## wip/willow
Design dualPortRAM, start of the top module:
module dualPortRAM(clk,rst,wr_en,rd_en,din,wr_add,rd_add,dout);
	input clk,rst;
	input wr_en, rd_en;
	input [5:0] wr_add,rd_add;
	input [7:0] din;
	output reg [7:0] dout;
	reg [7:0] ram [63:0];
	integer i;
	always@(posedge clk or posedge rst)begin
		if(rst)begin
			for(i=0;i<64;i=i+1)begin
				ram[i] <= 8'd0;
			end
			dout <=8'd0;
		end
		else begin
			if(wr_en)begin
				ram[wr_add] <= din;
			end
			if(rd_en)begin
				dout <= ram[rd_add];
			end
		end
	end
endmodule
For scale: about 1,900 cells after synthesis, roughly 520 flip-flops, about 32 I/O pins.
Settings: LEC_CHECK=0, CAP_MARGIN=20, CELL_PAD_IN_SITES_GLOBAL_PLACEMENT=3, CORE_ASPECT_RATIO=1.42, CORE_MARGIN=2, CORE_UTILIZATION=40, GPL_ROUTABILITY_DRIVEN=0, MAX_ROUTING_LAYER=met4, PLACE_DENSITY_LB_ADDON=0.29, SETUP_SLACK_MARGIN=-0.32, SLEW_MARGIN=20; clock period 3.6 ns.
run.sh (not shown) runs the stock make flow with config.mk's settings and CLKGATE_MAP_FILE=.
Setup changes, wip/willow to wip/amber
Settings: a deleted MAX_ROUTING_LAYER that had been met4; a change of PLACE_DENSITY_LB_ADDON from 0.29 to 0.2; a change of CELL_PAD_IN_SITES_GLOBAL_PLACEMENT from 3 to 0; a change of CORE_UTILIZATION from 40 to 33; a deleted SETUP_SLACK_MARGIN that had been -0.32; a change of CORE_ASPECT_RATIO from 1.42 to 1.27; a deleted GPL_ROUTABILITY_DRIVEN that had been 0; a change of the clock period (ns, I/O delays scaled along) from 3.6 to 5.67.
[summary]
- Cmp wip/amber and wip/willow / fraction of power consumed by combinational cells / higher: wip/willow
- Final area delta for wip/amber relative to wip/willow: 1200 µm² lower
- wip/amber ends up with a first-pass GRT wire length that is 4100 µm lower than in wip/willow.
- Data arrival time of the critical path in wip/amber is 1400 ps higher than in wip/willow
- Compared to wip/willow, wip/amber has largest vdd supply drop about 30% lower.
- wip/willow reports its worst setup path endpoint as dout[7] while wip/amber reports dout[0].
> inputs changed (wip/amber -> wip/violet)
Settings: putting ABC_AREA at 0 where nothing was set; putting GPL_TIMING_DRIVEN at 1 where nothing was set; putting CTS_CLUSTER_SIZE at 46 where nothing was set; clearing PLACE_DENSITY_LB_ADDON, which used to be 0.2; swapping 33 for 66 in CORE_UTILIZATION; putting GPL_ROUTABILITY_DRIVEN at 1 where nothing was set; putting CTS_CLUSTER_DIAMETER at 44 where nothing was set; putting SETUP_SLACK_MARGIN at -0.03 where nothing was set; putting PLACE_DENSITY at 0.65 where nothing was set; clearing CORE_ASPECT_RATIO, which used to be 1.27; clearing CELL_PAD_IN_SITES_GLOBAL_PLACEMENT, which used to be 0; swapping 5.67 for 2.05 in the clock period (ns, I/O delays scaled along).
## What came out
- Taking wip/amber over wip/violet, the ratio of routed vias to standard cells ratio works out to 0.79.
- STATUS run=wip/violet STAGES=ALL_DONE FINAL_CHECKS=FAILED CAUSE=negative setup slack
- wip/violet vs wip/amber: total power density per cell area up in wip/violet
- The die extent in y of wip/violet falls short of that of wip/amber by about 37%.
- The number of levels the H-tree was split into on wip/violet is in line with that on wip/amber.
- wip/violet against wip/amber: design internal power has increased, die outline width moved down, register-to-register slack now sits lower, pre-CTS worst setup slack decreased 1870 ps.
Here is what was changed in the inputs of wip/delta compared with wip/violet.
Settings: GPL_TIMING_DRIVEN: 1 -> unset; CTS_CLUSTER_DIAMETER: 44 -> unset; ABC_AREA: 0 -> unset; PLACE_DENSITY: 0.65 -> unset; SETUP_SLACK_MARGIN: -0.03 -> unset; CTS_CLUSTER_SIZE: 46 -> unset; GPL_ROUTABILITY_DRIVEN: 1 -> unset; the clock period (ns, I/O delays scaled along): 2.05 -> 2.95.
[summary]
- wip/violet → wip/delta: fraction of the cycle the final worst path needs climbed 0.36 points, average wire length per cell after detail routing now smaller, via count lower.
- The flow completed for wip/delta, but it is not clean: the layout still shows negative setup slack.
- [wip/violet] flow finished | final checks: failed | reasons: negative setup slack
The inputs of wip/cedar differ from those of wip/delta as listed below.
Settings: an added GPL_TIMING_DRIVEN of 1; an added PLACE_DENSITY_LB_ADDON of 0.04; an added GPL_ROUTABILITY_DRIVEN of 1; an added SETUP_SLACK_MARGIN of 0.64; an added CTS_CLUSTER_DIAMETER of 44; an added CTS_CLUSTER_SIZE of 46; an added ABC_AREA of 0; a change of CORE_UTILIZATION from 66 to 69; a change of the clock period (ns, I/O delays scaled along) from 2.95 to 2.21.
==> comparison <==
- Re chip height: wip/delta and wip/cedar aren't equal, and the higher value belongs to wip/delta.
- Re instance count of the mapped netlist: no difference whatsoever between wip/delta and wip/cedar.
- Total placed cells including tap cells (higher): wip/cedar
- wip/cedar did not finish: a tool error stopped it during global routing (5_1_grt).
- Going from wip/delta to wip/cedar, post-CTS repair timing setup buffer count grows by 41.
- From wip/cedar to wip/delta, net count after synthesis did not move at all.
- Die area (lower): wip/cedar
- Re proportion of synthesized chip area in sequential cells: no difference whatsoever between wip/delta and wip/cedar.
- Setup slack after placement delta (wip/cedar − wip/delta): unfavourable
- Comparing wip/delta and wip/cedar, placeable core region is lower on wip/cedar.
Changes in wip/zinc relative to wip/cedar:
Settings: removing CTS_CLUSTER_DIAMETER (formerly 44); changing SETUP_SLACK_MARGIN from 0.64 to 0.33; removing GPL_ROUTABILITY_DRIVEN (formerly 1); changing CORE_UTILIZATION from 69 to 40; removing PLACE_DENSITY_LB_ADDON (formerly 0.04); removing CTS_CLUSTER_SIZE (formerly 46); removing ABC_AREA (formerly 0); removing GPL_TIMING_DRIVEN (formerly 1); changing the clock period (ns, I/O delays scaled along) from 2.21 to 3.57.
### Flow results
Comparing wip/zinc against wip/cedar, there is no change at all in number of buffers on the longest clock path.
From wip/cedar to wip/zinc the numbers moved as follows: simple-gate share of the synthesized area held, count of input and output buffers held, worst slack after detailed placement went up 820 ps, total CTS buffers went up 16%.
wip/zinc against wip/cedar: die span in y rose about 30%, die size rose by 25,000 µm².
Among wip/cedar and wip/zinc, the run that stopped before the end is wip/cedar, and it is the only one.
global routing (5_1_grt): wip/cedar exited with error

========
== lane 1 ==
Starting RTL as in the previous note.
==> flow/config.mk <==
export PLATFORM = sky130hd
export DESIGN_NAME = dualPortRAM
export DESIGN_NICKNAME = dualPortRAM
export VERILOG_FILES = /design/flow/design.v
export SDC_FILE = /design/flow/constraint.sdc
export NUM_CORES = 4
export LEC_CHECK = 0
export CAP_MARGIN = 20
export CORE_MARGIN = 2
export CORE_UTILIZATION = 66
export SETUP_SLACK_MARGIN = 0.59
export SLEW_MARGIN = 20
==> flow/constraint.sdc <==
create_clock -name core_clock -period 2.04 [get_ports {clk}]
set_input_delay 0.4080 -clock core_clock [delete_from_list [all_inputs] [get_ports {clk}]]
set_output_delay 0.4080 -clock core_clock [all_outputs]
set_load 0.01 [all_outputs]
To summarise lane 1: no stage aborted, but the layout did not pass its checks, failing on negative setup slack.
Relative to lane 1, the following input files were edited for lane 2:
Settings: GPL_ROUTABILITY_DRIVEN now 0, previously not set; MAX_ROUTING_LAYER now met4, previously not set; SETUP_SLACK_MARGIN now -0.32, was 0.59; CORE_ASPECT_RATIO now 1.42, previously not set; PLACE_DENSITY_LB_ADDON now 0.08, previously not set; CORE_UTILIZATION now 26, was 66; CTS_CLUSTER_DIAMETER now 96, previously not set; CELL_PAD_IN_SITES_GLOBAL_PLACEMENT now 3, previously not set; the clock period (ns, I/O delays scaled along) now 3.6, was 2.04.
--- outcome ---
Lane 1 ended up with met5 as its highest routing layer actually used; lane 2 ended up with met4.
FAIL: lane 1; every other run in lane 2 and lane 1 is clean
Lane 1 vs lane 2, capturing element of the worst setup path: dout[0]$_DFFE_PP0P_ vs dout[6]$_DFFE_PP0P_
Share of the clock period used by the worst path after layout is higher on lane 1
The run showing the greater longest individual stage delay on the worst path is lane 2.
Comparing lane 2 and lane 1, the higher clock latency reported for the late side of the worst-skew pair was measured on lane 1.
Modified inputs, lane 3 compared to lane 2
Settings: CORE_ASPECT_RATIO no longer set, was 1.42; GPL_ROUTABILITY_DRIVEN no longer set, was 0; PLACE_DENSITY_LB_ADDON no longer set, was 0.08; MAX_ROUTING_LAYER no longer set, was met4; SETUP_SLACK_MARGIN no longer set, was -0.32; CORE_UTILIZATION now 40, was 26; CELL_PAD_IN_SITES_GLOBAL_PLACEMENT no longer set, was 3; CTS_CLUSTER_DIAMETER no longer set, was 96; the clock period (ns, I/O delays scaled along) now 3.57, was 3.6.
Findings:
Looking at the reports, lane 3 completed the entire flow and the layout it produced met the timing, DRC and antenna checks. Higher total die area goes to lane 2 over lane 3. Power per unit of standard cell area: lane 3 vs lane 2 up 22 mW/mm^2. Lane 3: count of cell instances traversed by the critical path 1 below lane 2. Lane 3 ends up with a area growth from synthesis to final layout that is 4.8 points lower than in lane 2. On final worst-path setup slack: between lane 3 and lane 2, it ends up lower for lane 3. Of lane 3 and lane 2, it is lane 3 that has the higher clock share of power. Comparing lane 3 and lane 2, the lower initial antenna violation count is on lane 3. [compare] base=lane 2 new=lane 3: sequential fraction of design power higher, fraction of standard cell area in multi-input logic higher, total power draw higher.
#### Input delta (lane 4 over lane 3)
Settings: CTS_CLUSTER_DIAMETER newly set to 44; ABC_AREA newly set to 0; CORE_UTILIZATION changed from 40 to 69; PLACE_DENSITY_LB_ADDON newly set to 0.04; GPL_ROUTABILITY_DRIVEN newly set to 1; GPL_TIMING_DRIVEN newly set to 1; SETUP_SLACK_MARGIN newly set to 0.61; CTS_CLUSTER_SIZE newly set to 46; the clock period (ns, I/O delays scaled along) changed from 3.57 to 2.12.
Findings:
Lane 3: all stages complete, timing, DRC and antenna checks passed
Lane 4: aborted in global routing (5_1_grt) (tool error)
Reported for lane 4 and lane 3, Yosys chip area turned out identical to the last digit.
Per the comparison of lane 4 with lane 3, placement-stage worst setup slack decreased by 1010 ps relative to the old numbers; number of core rows decreased by 22 relative to the old numbers; count of flip-flops with a built-in enable after synthesis closely matched the old numbers.
Lane 4 reports a lower die area than lane 3 does.

========
The RTL this note starts from:
==> flow/design.v <==
`timescale 1ns / 1ps
module dualPortRAM(clk,rst,wr_en,rd_en,din,wr_add,rd_add,dout);
	input clk,rst;
	input wr_en, rd_en;
	input [5:0] wr_add,rd_add;
	input [7:0] din;
	output reg [7:0] dout;
	reg [7:0] ram [63:0];
	integer i;
	always@(posedge clk or posedge rst)begin
		if(rst)begin
			for(i=0;i<64;i=i+1)begin
				ram[i] <= 8'd0;
			end
			dout <=8'd0;
		end
		else begin
			if(wr_en)begin
				ram[wr_add] <= din;
			end
			if(rd_en)begin
				dout <= ram[rd_add];
			end
		end
	end
endmodule
==> flow/config.mk <==
export PLATFORM = sky130hd
export DESIGN_NAME = dualPortRAM
export DESIGN_NICKNAME = dualPortRAM
export VERILOG_FILES = /design/flow/design.v
export SDC_FILE = /design/flow/constraint.sdc
export NUM_CORES = 4
export LEC_CHECK = 0
export ABC_AREA = 0
export CAP_MARGIN = 0
export CORE_MARGIN = 2
export CORE_UTILIZATION = 72
export CTS_CLUSTER_DIAMETER = 44
export CTS_CLUSTER_SIZE = 46
export GPL_ROUTABILITY_DRIVEN = 1
export GPL_TIMING_DRIVEN = 1
export PLACE_DENSITY = 0.65
export SETUP_SLACK_MARGIN = -0.03
export SLEW_MARGIN = 20
==> flow/constraint.sdc <==
create_clock -name core_clock -period 2.09 [get_ports {clk}]
set_input_delay 0.4180 -clock core_clock [delete_from_list [all_inputs] [get_ports {clk}]]
set_output_delay 0.4180 -clock core_clock [all_outputs]
set_load 0.01 [all_outputs]
The first run aborted during global routing (5_1_grt) with GRT-0232.
Then changed:
- ABC_AREA: 0 -> default
- CAP_MARGIN: 0 -> 20
- CORE_UTILIZATION: 72 -> 69
- CTS_CLUSTER_DIAMETER: 44 -> 90
- CTS_CLUSTER_SIZE: 46 -> 23
- GPL_ROUTABILITY_DRIVEN: 1 -> default
- GPL_TIMING_DRIVEN: 1 -> default
- SETUP_SLACK_MARGIN: -0.03 -> -0.15
- clock period: 2.09 -> 1.98 ns (I/O delays scaled with it)
The new run produced a layout that fails on setup timing.
Die area increases by 4.3%.
Synthesized area is unchanged.
Synthesized cell count does not change.
Then changed:
- ABC_AREA: default -> 1
- CAP_MARGIN: 20 -> 5
- CORE_UTILIZATION: 69 -> 72
- CTS_CLUSTER_DIAMETER: 90 -> default
- CTS_CLUSTER_SIZE: 23 -> 15
- PLACE_DENSITY: 0.65 -> 0.94
- SETUP_SLACK_MARGIN: -0.15 -> 0.65
- clock period: 1.98 -> 2.22 ns (I/O delays scaled with it)
With this change the flow did not get past global routing (5_1_grt) with GRT-0116.
Synthesized area is lower by 1.8%.
Die area is lower by 5.8%.
Synthesized cell count is higher by 61%.

========
Starts from the design.v that is shown in full above.
clock: 2.95 ns
lec_check: 0
cap_margin: 20
core_margin: 2
core_utilization: 64
cts_cluster_size: 35
slew_margin: 20
tns_end_percent: 5
The first run finished with negative setup slack left.
Change:
--- a/flow/config.mk
+++ b/flow/config.mk
@@ -9,5 +9,4 @@
 export CORE_MARGIN = 2
-export CORE_UTILIZATION = 64
-export CTS_CLUSTER_SIZE = 35
+export CORE_UTILIZATION = 67
+export SETUP_SLACK_MARGIN = 0.7
 export SLEW_MARGIN = 20
-export TNS_END_PERCENT = 5
==> flow/constraint.sdc (replaced) <==
create_clock -name core_clock -period 2.57 [get_ports {clk}]
set_input_delay 0.5140 -clock core_clock [delete_from_list [all_inputs] [get_ports {clk}]]
set_output_delay 0.5140 -clock core_clock [all_outputs]
set_load 0.01 [all_outputs]
Result:
- The changed run finished clean
- wire length rises by about a fifth
- design area rises by roughly a tenth
- final cell count climbs by a few percent
Change:
--- a/flow/config.mk
+++ b/flow/config.mk
@@ -7,6 +7,6 @@
 export LEC_CHECK = 0
-export CAP_MARGIN = 20
+export CAP_MARGIN = 5
 export CORE_MARGIN = 2
 export CORE_UTILIZATION = 67
-export SETUP_SLACK_MARGIN = 0.7
+export SETUP_SLACK_MARGIN = -0.21
 export SLEW_MARGIN = 20
==> flow/constraint.sdc (replaced) <==
create_clock -name core_clock -period 2.22 [get_ports {clk}]
set_input_delay 0.4440 -clock core_clock [delete_from_list [all_inputs] [get_ports {clk}]]
set_output_delay 0.4440 -clock core_clock [all_outputs]
set_load 0.01 [all_outputs]
The new run ran to the end with violations: negative setup slack.
Wire length drops by about 7%.
Setup slack got worse by 0.27 ns.
Design area drops by 4.0%.

========
== green ==
RTL: the design.v shown in full above, as it stands there.
==> flow/config.mk <==
export PLATFORM = sky130hd
export DESIGN_NAME = dualPortRAM
export DESIGN_NICKNAME = dualPortRAM
export VERILOG_FILES = /design/flow/design.v
export SDC_FILE = /design/flow/constraint.sdc
export NUM_CORES = 4
export LEC_CHECK = 0
export ABC_AREA = 1
export CAP_MARGIN = 20
export CELL_PAD_IN_SITES_DETAIL_PLACEMENT = 1
export CELL_PAD_IN_SITES_GLOBAL_PLACEMENT = 2
export CORE_MARGIN = 10
export CORE_UTILIZATION = 40
export CTS_CLUSTER_SIZE = 54
export GPL_TIMING_DRIVEN = 1
export HOLD_SLACK_MARGIN = 0.24
export MAX_ROUTING_LAYER = met4
export MIN_ROUTING_LAYER = met2
export SLEW_MARGIN = 40
export TNS_END_PERCENT = 20
==> flow/constraint.sdc <==
create_clock -name core_clock -period 2.28 [get_ports {clk}]
set_input_delay 0.4560 -clock core_clock [delete_from_list [all_inputs] [get_ports {clk}]]
set_output_delay 0.4560 -clock core_clock [all_outputs]
set_load 0.01 [all_outputs]
Completing all stages was not enough for green: its layout failed the final checks because of negative setup slack.
diff inputs: green => orange
# green
export LEC_CHECK = 0
export ABC_AREA = 1
export CAP_MARGIN = 20
export CELL_PAD_IN_SITES_DETAIL_PLACEMENT = 1
export CELL_PAD_IN_SITES_GLOBAL_PLACEMENT = 2
export CORE_MARGIN = 10
export CORE_UTILIZATION = 40
export CTS_CLUSTER_SIZE = 54
export GPL_TIMING_DRIVEN = 1
export HOLD_SLACK_MARGIN = 0.24
export MAX_ROUTING_LAYER = met4
export MIN_ROUTING_LAYER = met2
export SLEW_MARGIN = 40
export TNS_END_PERCENT = 20
create_clock -name core_clock -period 2.28 [get_ports {clk}]
# orange
export LEC_CHECK = 0
export ABC_AREA = 0
export CAP_MARGIN = 15
export CELL_PAD_IN_SITES_GLOBAL_PLACEMENT = 1
export CORE_MARGIN = 10
export CORE_UTILIZATION = 41
export CTS_CLUSTER_DIAMETER = 44
export CTS_CLUSTER_SIZE = 46
export GPL_ROUTABILITY_DRIVEN = 1
export GPL_TIMING_DRIVEN = 1
export MIN_ROUTING_LAYER = met2
export PLACE_DENSITY = 0.38
export SLEW_MARGIN = 20
create_clock -name core_clock -period 6.25 [get_ports {clk}]
### Flow results
Count of multi-input combinational gates: orange vs green down 48%. Taking green as the reference, in orange internal power component went down, chip area estimate from yosys synthesis went up, ratio of routed vias to standard cells went up, via count went down, non-clock buffer count went down. Number of gates resized after cts (higher): green. Per the comparison of orange with green, worst setup slack rose 1.38 ns, area occupied by registers closely matched the old numbers. Every stage of the flow completed for orange, and the final layout passed the timing, DRC and antenna checks.
Power and IR drop assume default switching activity.
